==> run a <==
==> flow/design.v <==
module project_euler_17(
  input clk,
  input reset,
  output reg [3:0] ones_digit,
  output reg [3:0] tens_digit,
  output reg [3:0] hundreds_digit,
  output reg [15:0] letter_count,
  output reg done
);
  integer next_ones_digit;
  integer next_tens_digit;
  integer next_hundreds_digit;
  integer letters;
  always @(posedge clk or posedge reset)
  begin
    if (reset) begin
      ones_digit <= 0;
      tens_digit <= 0;
      hundreds_digit <= 0;
      letter_count <= 0;
      done <= 0;
    end
    else if (!done) begin
      next_ones_digit = 0;
      next_tens_digit = 0;
      next_hundreds_digit = 0;
      letters = 0;
      next_tens_digit[3:0] = tens_digit;
      next_hundreds_digit[3:0] = hundreds_digit;
      if (ones_digit == 9) begin
        next_ones_digit = 0;
        if (tens_digit == 9) begin
          next_tens_digit = 0;
          if (hundreds_digit == 9) begin
            next_hundreds_digit = 0;
            letters += 11;  
            done <= 1;
          end
          else
            next_hundreds_digit[3:0] = hundreds_digit + 1;
        end
        else
          next_tens_digit[3:0] = tens_digit + 1;
      end
      else
        next_ones_digit[3:0] = ones_digit + 1;
      if (next_tens_digit != 1) begin
        case (next_ones_digit)
          1: letters += 3;  
          2: letters += 3;  
          3: letters += 5;  
          4: letters += 4;  
          5: letters += 4;  
          6: letters += 3;  
          7: letters += 5;  
          8: letters += 5;  
          9: letters += 4;  
        endcase
        case (next_tens_digit)
          2: letters += 6;  
          3: letters += 6;  
          4: letters += 5;  
          5: letters += 5;  
          6: letters += 5;  
          7: letters += 7;  
          8: letters += 6;  
          9: letters += 6;  
        endcase
      end
      else begin
        case (next_ones_digit)
          0: letters += 3;  
          1: letters += 6;  
          2: letters += 6;  
          3: letters += 8;  
          4: letters += 8;  
          5: letters += 7;  
          6: letters += 7;  
          7: letters += 9;  
          8: letters += 8;  
          9: letters += 8;  
        endcase
      end
      case (next_hundreds_digit)
        1: letters += 10;  
        2: letters += 10;  
        3: letters += 12;  
        4: letters += 11;  
        5: letters += 11;  
        6: letters += 10;  
        7: letters += 12;  
        8: letters += 12;  
        9: letters += 11;  
      endcase
      if (next_hundreds_digit > 0 && ((next_ones_digit > 0) || (next_tens_digit > 0)))
        letters += 3;  
      ones_digit <= next_ones_digit[3:0];
      tens_digit <= next_tens_digit[3:0];
      hundreds_digit <= next_hundreds_digit[3:0];
      letter_count <= letter_count + letters[15:0];
    end
  end
endmodule
==> flow/run.sh <==
#!/bin/bash
# the make line also repeats each setting of config.mk as NAME=value (left out here)
make -C /OpenROAD-flow-scripts/flow DESIGN_CONFIG=/design/flow/config.mk WORK_HOME=/design/flow/orfs CLKGATE_MAP_FILE= finish
==> flow/config.mk <==
export PLATFORM = sky130hd
export DESIGN_NAME = project_euler_17
export DESIGN_NICKNAME = project_euler_17
export VERILOG_FILES = /design/flow/design.v
export SDC_FILE = /design/flow/constraint.sdc
export NUM_CORES = 4
export LEC_CHECK = 0
export ABC_AREA = 1
export CAP_MARGIN = 10
export CELL_PAD_IN_SITES_DETAIL_PLACEMENT = 2
export CORE_MARGIN = 2
export CORE_UTILIZATION = 70
export CTS_CLUSTER_SIZE = 95
export GPL_ROUTABILITY_DRIVEN = 1
export HOLD_SLACK_MARGIN = 0.11
export MAX_ROUTING_LAYER = met4
export MIN_ROUTING_LAYER = met1
export PLACE_DENSITY_LB_ADDON = 0.09
export SLEW_MARGIN = 20
export TNS_END_PERCENT = 10
==> flow/constraint.sdc <==
create_clock -name core_clock -period 10.0 [get_ports {clk}]
set_input_delay 2.0000 -clock core_clock [delete_from_list [all_inputs] [get_ports {clk}]]
set_output_delay 2.0000 -clock core_clock [all_outputs]
set_load 0.01 [all_outputs]
==> inputs of run b, as changes to run a <==
Settings changed: ABC_AREA 1 to not set, CAP_MARGIN 10 to 20, CELL_PAD_IN_SITES_DETAIL_PLACEMENT 2 to not set, CORE_UTILIZATION 70 to 45, CTS_CLUSTER_SIZE 95 to not set, GPL_ROUTABILITY_DRIVEN 1 to not set, HOLD_SLACK_MARGIN 0.11 to not set, MAX_ROUTING_LAYER met4 to not set, MIN_ROUTING_LAYER met1 to not set, PLACE_DENSITY_LB_ADDON 0.09 to not set, TNS_END_PERCENT 10 to not set.
==> flow/constraint.sdc (replaced) <==
create_clock -name core_clock -period 6.44 [get_ports {clk}]
set_input_delay 1.2880 -clock core_clock [delete_from_list [all_inputs] [get_ports {clk}]]
set_output_delay 1.2880 -clock core_clock [all_outputs]
set_load 0.01 [all_outputs]
==> results <==
Run a died in detailed placement (3_5_place_dp) on DPL-0033. Run b finished clean.
Between run b and run a, the lower area after synthesis is in run a (gap about 8%, measured against run a).
Die area: run a is smaller than run b (about 40%).
Against run a, the synthesized cell count of run b is lower by 11%.
==> figures <==
metric	run b	run a
Cell row count	29	22
Result of the run	timing/DRC/antenna clean	stopped before the end
Failing step	-	detailed placement (3_5_place_dp)
Area share of fa/ha/maj cells after synthesis	9.03%	9.43%
Total cells reported by yosys after synthesis	362	406
Number of instances in the synthesized netlist	362	406
GP Congestion	0.880	1.02
Core footprint	6310 um^2	3660 um^2
Total standard cell area after synthesis	2910 um^2	2680 um^2
XORs/XNORs by Area	8.73%	3.92%
Overall die width	84.4 um	65.9 um
Die H	84.4 um	65.9 um
Floorplan-stage core utilization	46.1%	73.2%
Aoi/oai-family share of the synthesized area	21.2%	8.63%
Total die area	7120 um^2	4340 um^2
Summed standard-cell area reported by yosys	2910 um^2	2680 um^2
Mux cell area share	1.85%	0%
Top-area cell type share of the netlist area	24.9%	27.1%
Syn avg cell area	8.04 um^2	6.60 um^2
Distinct lib cells	70	34
Simple-Gate Fraction of Synth Area	27.0%	41.3%

========
==> inputs of run X <==
Starts from the design.v that is shown in full above.
clock: 5.78 ns
lec_check: 0
abc_area: 1
cap_margin: 20
core_margin: 2
core_utilization: 70
cts_cluster_size: 100
slew_margin: 20
run.sh (not shown) runs the stock make flow with config.mk's settings and CLKGATE_MAP_FILE=.
==> run D (differences from run X) <==
- ABC_AREA: 1 -> not set
- CAP_MARGIN: 20 -> 5
- CORE_UTILIZATION: 70 -> 68
- CTS_CLUSTER_DIAMETER: not set -> 31
- CTS_CLUSTER_SIZE: 100 -> 24
==> flow/constraint.sdc (replaced) <==
create_clock -name core_clock -period 5.57 [get_ports {clk}]
set_input_delay 1.1140 -clock core_clock [delete_from_list [all_inputs] [get_ports {clk}]]
set_output_delay 1.1140 -clock core_clock [all_outputs]
set_load 0.01 [all_outputs]
==> run F (differences from run X) <==
- CORE_UTILIZATION: 70 -> 57
- CTS_CLUSTER_SIZE: 100 -> not set
- TNS_END_PERCENT: not set -> 15
==> flow/constraint.sdc (replaced) <==
create_clock -name core_clock -period 3.88 [get_ports {clk}]
set_input_delay 0.7760 -clock core_clock [delete_from_list [all_inputs] [get_ports {clk}]]
set_output_delay 0.7760 -clock core_clock [all_outputs]
set_load 0.01 [all_outputs]
==> run R (differences from run X) <==
- PLACE_DENSITY: not set -> 0.36
- SETUP_SLACK_MARGIN: not set -> 1.63
- TNS_END_PERCENT: not set -> 5
==> run summary <==
Share of synthesized cell area in and-or and or-and compound cells: 8.63%
Result of the run: aborted with a tool error
Share of the yosys chip area belonging to registers: 27.1%
Number of instances in the synthesized netlist: 406
Stop Error: [ERROR DPL-0038] Utilization greater than 100%, impossible to legalize
Simple-Gate Area Share: 41.3%
Stopped at: clock tree synthesis (4_1_cts)
Core utilization at floorplan: 73.2%
the above is filed under run R

==> run summary <==
Stopped at: global routing (5_1_grt)
Share of synthesized cell area in and-or and or-and compound cells: 8.63%
Result of the run: aborted with a tool error
Share of the yosys chip area belonging to registers: 27.1%
Simple-Gate Area Share: 41.3%
Stop Error: [ERROR GRT-0232] Routing congestion too high. Check the congestion heatmap in the GUI.
the above is filed under run F

==> run summary <==
Simple-Gate Area Share: 27.0%
Core utilization at floorplan: 71.7%
Number of instances in the synthesized netlist: 362
Count of endpoints failing setup in the final report: 12
Layout Check Fail Reasons: setup timing
Share of synthesized cell area in and-or and or-and compound cells: 21.2%
Final setup slack of the worst path: -549 ps
Result of the run: failed layout checks
the above is filed under run D

==> run summary <==
Result of the run: complete, no violations
Share of synthesized cell area in and-or and or-and compound cells: 8.63%
Simple-Gate Area Share: 41.3%
Share of the yosys chip area belonging to registers: 27.1%
Number of instances in the synthesized netlist: 406
Core utilization at floorplan: 73.2%
the above is filed under run X


========
==> inputs of 12-02 <==
RTL: the design.v shown in full above, as it stands there.
clock: 10.0 ns
lec_check: 0
cap_margin: 20
core_margin: 2
core_utilization: 40
cts_cluster_diameter: 144
cts_cluster_size: 93
place_density: 0.38
slew_margin: 20
==> 02-20 (differences from 12-02) <==
--- a/flow/config.mk
+++ b/flow/config.mk
@@ -8,7 +8,6 @@
 export CAP_MARGIN = 20
+export CORE_ASPECT_RATIO = 0.5
 export CORE_MARGIN = 2
-export CORE_UTILIZATION = 40
-export CTS_CLUSTER_DIAMETER = 144
-export CTS_CLUSTER_SIZE = 93
-export PLACE_DENSITY = 0.38
+export CORE_UTILIZATION = 65
 export SLEW_MARGIN = 20
+export TNS_END_PERCENT = 10
==> qor summary <==
quantity                                                      12-02                    02-20
Run status                                  complete, no violations  complete, no violations
Detailed-route vias per instance                               5.38                     6.24
Number of clock-tree buffers in the layout                        7                        6
Arrival @ worst endpoint                                    7100 ps                  7060 ps
Sequential share of cell area                                 21.6%                    21.9%
Power density over the cells                             114 nW/µm²               116 nW/µm²
Filler cell count                                               760                      326
Chip Area                                                  7970 µm²                 5060 µm²
Nets@finish                                                     401                      400
Total routed wirelength                                     7300 µm                  6860 µm
Worst r2r src                                         ones_digit[0]            ones_digit[1]
GRT met3 Usage                                                3.32%                    5.06%
R2r endpoint                                        letter_count[9]         letter_count[11]
Lkg Pwr                                                  0.00138 µW               0.00138 µW
Largest fanout on the critical path                              17                       20

========
==> job 4586 <==
RTL: the design.v shown in full above, as it stands there.
make LEC_CHECK=0 CAP_MARGIN=35 CELL_PAD_IN_SITES_DETAIL_PLACEMENT=0 CORE_ASPECT_RATIO=0.5 CORE_MARGIN=9 CORE_UTILIZATION=64 CTS_CLUSTER_DIAMETER=105 GPL_ROUTABILITY_DRIVEN=1 HOLD_SLACK_MARGIN=0.07 MAX_ROUTING_LAYER=met5 PLACE_DENSITY_LB_ADDON=0.05 SLEW_MARGIN=0 TNS_END_PERCENT=25 finish   # period 9.58 ns
==> job 8404 (differences from job 4586) <==
==> flow/config.mk (replaced) <==
export PLATFORM = sky130hd
export DESIGN_NAME = project_euler_17
export DESIGN_NICKNAME = project_euler_17
export VERILOG_FILES = /design/flow/design.v
export SDC_FILE = /design/flow/constraint.sdc
export NUM_CORES = 4
export LEC_CHECK = 0
export CAP_MARGIN = 0
export CELL_PAD_IN_SITES_DETAIL_PLACEMENT = 0
export CORE_ASPECT_RATIO = 0.5
export CORE_MARGIN = 2
export CORE_UTILIZATION = 64
export GPL_ROUTABILITY_DRIVEN = 1
export HOLD_SLACK_MARGIN = 0.3
export MAX_ROUTING_LAYER = met5
export PLACE_DENSITY = 0.8
export SETUP_SLACK_MARGIN = 2.24
export SLEW_MARGIN = 40
export TNS_END_PERCENT = 25
==> job 6681 (differences from job 4586) <==
==> flow/config.mk (replaced) <==
export PLATFORM = sky130hd
export DESIGN_NAME = project_euler_17
export DESIGN_NICKNAME = project_euler_17
export VERILOG_FILES = /design/flow/design.v
export SDC_FILE = /design/flow/constraint.sdc
export NUM_CORES = 4
export LEC_CHECK = 0
export CAP_MARGIN = 20
export CELL_PAD_IN_SITES_DETAIL_PLACEMENT = 0
export CORE_ASPECT_RATIO = 1.67
export CORE_MARGIN = 2
export CORE_UTILIZATION = 65
export GPL_ROUTABILITY_DRIVEN = 1
export HOLD_SLACK_MARGIN = 0.07
export MAX_ROUTING_LAYER = met5
export SETUP_SLACK_MARGIN = 1.73
export SLEW_MARGIN = 0
==> flow/constraint.sdc (replaced) <==
create_clock -name core_clock -period 6.54 [get_ports {clk}]
set_input_delay 1.3080 -clock core_clock [delete_from_list [all_inputs] [get_ports {clk}]]
set_output_delay 1.3080 -clock core_clock [all_outputs]
set_load 0.01 [all_outputs]
==> job 6564 (differences from job 4586) <==
==> flow/config.mk (replaced) <==
export PLATFORM = sky130hd
export DESIGN_NAME = project_euler_17
export DESIGN_NICKNAME = project_euler_17
export VERILOG_FILES = /design/flow/design.v
export SDC_FILE = /design/flow/constraint.sdc
export NUM_CORES = 4
export LEC_CHECK = 0
export ABC_AREA = 1
export CAP_MARGIN = 0
export CELL_PAD_IN_SITES_DETAIL_PLACEMENT = 0
export CORE_ASPECT_RATIO = 1.03
export CORE_MARGIN = 2
export CORE_UTILIZATION = 48
export CTS_CLUSTER_DIAMETER = 256
export CTS_CLUSTER_SIZE = 36
export GPL_ROUTABILITY_DRIVEN = 1
export MAX_ROUTING_LAYER = met5
export PLACE_DENSITY_LB_ADDON = 0.05
export SETUP_SLACK_MARGIN = 1.73
export SLEW_MARGIN = 0
==> summary of the runs <==
Against job 4586, the critical path depth of job 6564 is higher by 6. In job 6681 the sequential share of layout area is lower than in job 4586, by 3.1 points. Register-to-register slack: job 6564 > job 8404 > job 4586 > job 6681. The lowest hold slack belongs to job 6564, the highest to job 6681. Against job 8404, the via count of job 6564 is smaller by about 8%. Between job 6564 and job 8404, the lower power is in job 6564 (gap about 7%, measured against job 8404). Maximum frequency: job 8404 is smaller than job 6681 (about 14%). In job 6564 the core utilization is lower than in job 6681, by 33 points. Clock skew: job 4586 < job 6564 < job 6681 < job 8404. Sequential cell count is the same in job 8404 and job 4586.
==> figures <==
| metric | job 8404 | job 6564 | job 6681 | job 4586 |
|---|---|---|---|---|
| Outcome | finished clean | finished clean | finished clean | finished clean |
| Required time reported for the critical path endpoint | 9.74 ns | 9.78 ns | 6.72 ns | 9.74 ns |
| Seq power | 162 uW | 160 uW | 239 uW | 161 uW |
| Slowest cell delay on critical path | 0.59 ns | 0.54 ns | 0.50 ns | 0.58 ns |
| Transition time at the pin with the least slew margin | 0.713 ns | 0.834 ns | 0.612 ns | 0.732 ns |
| Final total power | 374 uW | 347 uW | 625 uW | 420 uW |
| Mi-comb count | 287 | 312 | 287 | 287 |
| Non-clock inverter instance count of the final layout | 24 | 59 | 24 | 24 |
| Total number of cells along the worst setup path | 27 | 33 | 25 | 27 |
| Wire length of the first global-routing pass | 11.6 mm | 11.0 mm | 14.3 mm | 12.4 mm |
| Setup slack of the worst register-to-register path | 2.78 ns | 4.13 ns | 0.69 ns | 2.70 ns |
| Initial standard-cell utilization of the core | 66.4% | 49.9% | 67.6% | 70.5% |
| Max rail drop VDD | 0.000155 V | 0.000157 V | 0.000266 V | 0.000174 V |
| Startpoint of the most critical register-to-register path | ones_digit[1] | ones_digit[0] | ones_digit[2] | ones_digit[1] |
| Die Y | 51.7 um | 79.9 um | 90.5 um | 65.7 um |
| CTS-repair resized insts | 0 | 0 | 26 | 0 |
| Number of core rows | 17 | 27 | 31 | 16 |
| Length of routed met2 wiring | 3.14 mm | 2.82 mm | 5.15 mm | 3.15 mm |
| Ratio of layout area to synthesized area | 1.126x | 1.170x | 1.354x | 1.146x |
| Cell mode on critical path | sky130_fd_sc_hd__nor2_1 | sky130_fd_sc_hd__nand2_1 | sky130_fd_sc_hd__buf_4 | sky130_fd_sc_hd__nor2_1 |
| Post-Layout Cell Count | 436 | 511 | 479 | 434 |
| Cells after DPL | 428 | 503 | 428 | 426 |

========
==> try-nickel: inputs <==
RTL: the design.v shown in full above, as it stands there.
Settings: LEC_CHECK=0, ABC_AREA=1, CAP_MARGIN=20, CORE_MARGIN=2, CORE_UTILIZATION=70, CTS_CLUSTER_SIZE=100, PLACE_DENSITY=0.83, SETUP_SLACK_MARGIN=1.63, SLEW_MARGIN=20, TNS_END_PERCENT=10; clock period 5.78 ns.
==> try-maple: changes against try-nickel <==
==> flow/config.mk (replaced) <==
export PLATFORM = sky130hd
export DESIGN_NAME = project_euler_17
export DESIGN_NICKNAME = project_euler_17
export VERILOG_FILES = /design/flow/design.v
export SDC_FILE = /design/flow/constraint.sdc
export NUM_CORES = 4
export LEC_CHECK = 0
export ABC_AREA = 1
export CAP_MARGIN = 20
export CORE_ASPECT_RATIO = 1.43
export CORE_MARGIN = 2
export CORE_UTILIZATION = 65
export PLACE_DENSITY_LB_ADDON = 0.01
export SLEW_MARGIN = 20
==> flow/constraint.sdc (replaced) <==
create_clock -name core_clock -period 5.43 [get_ports {clk}]
set_input_delay 1.0860 -clock core_clock [delete_from_list [all_inputs] [get_ports {clk}]]
set_output_delay 1.0860 -clock core_clock [all_outputs]
set_load 0.01 [all_outputs]
==> qor summary <==
                                                                                     try-maple                      try-nickel
Placement row count                                                                         27                              22
Die X                                                                                  57.7 µm                         65.9 µm
Count of placed standard cells including taps                                              475                             478
Fraction of registers with async set/reset                                                100%                            100%
Die extent in y                                                                        80.8 µm                         65.9 µm
Starting Density                                                                         68.4%                           73.2%
Average size of a mapped cell                                                         6.60 µm²                        6.60 µm²
Yosys warning total                                                                          1                               1
Placement-stage cell area                                                             3020 µm²                        3140 µm²
Yosys cell count                                                                           406                             406
Post-DP HPWL                                                                           4840 µm                         5210 µm
Core box area                                                                         3920 µm²                        3660 µm²
Synth top area share                                                                     27.1%                           27.1%
Dpl ws                                                                                 -105 ps                          640 ps
Area of the die                                                                       4660 µm²                        4340 µm²
Result of the run                                                      complete, no violations                  did not finish
Stage where the flow stopped                                                                 -  clock tree synthesis (4_1_cts)
Weighted congestion at the end of routability-driven global placement                    0.926                           0.894
Power is estimated from default activity; no workload was simulated.
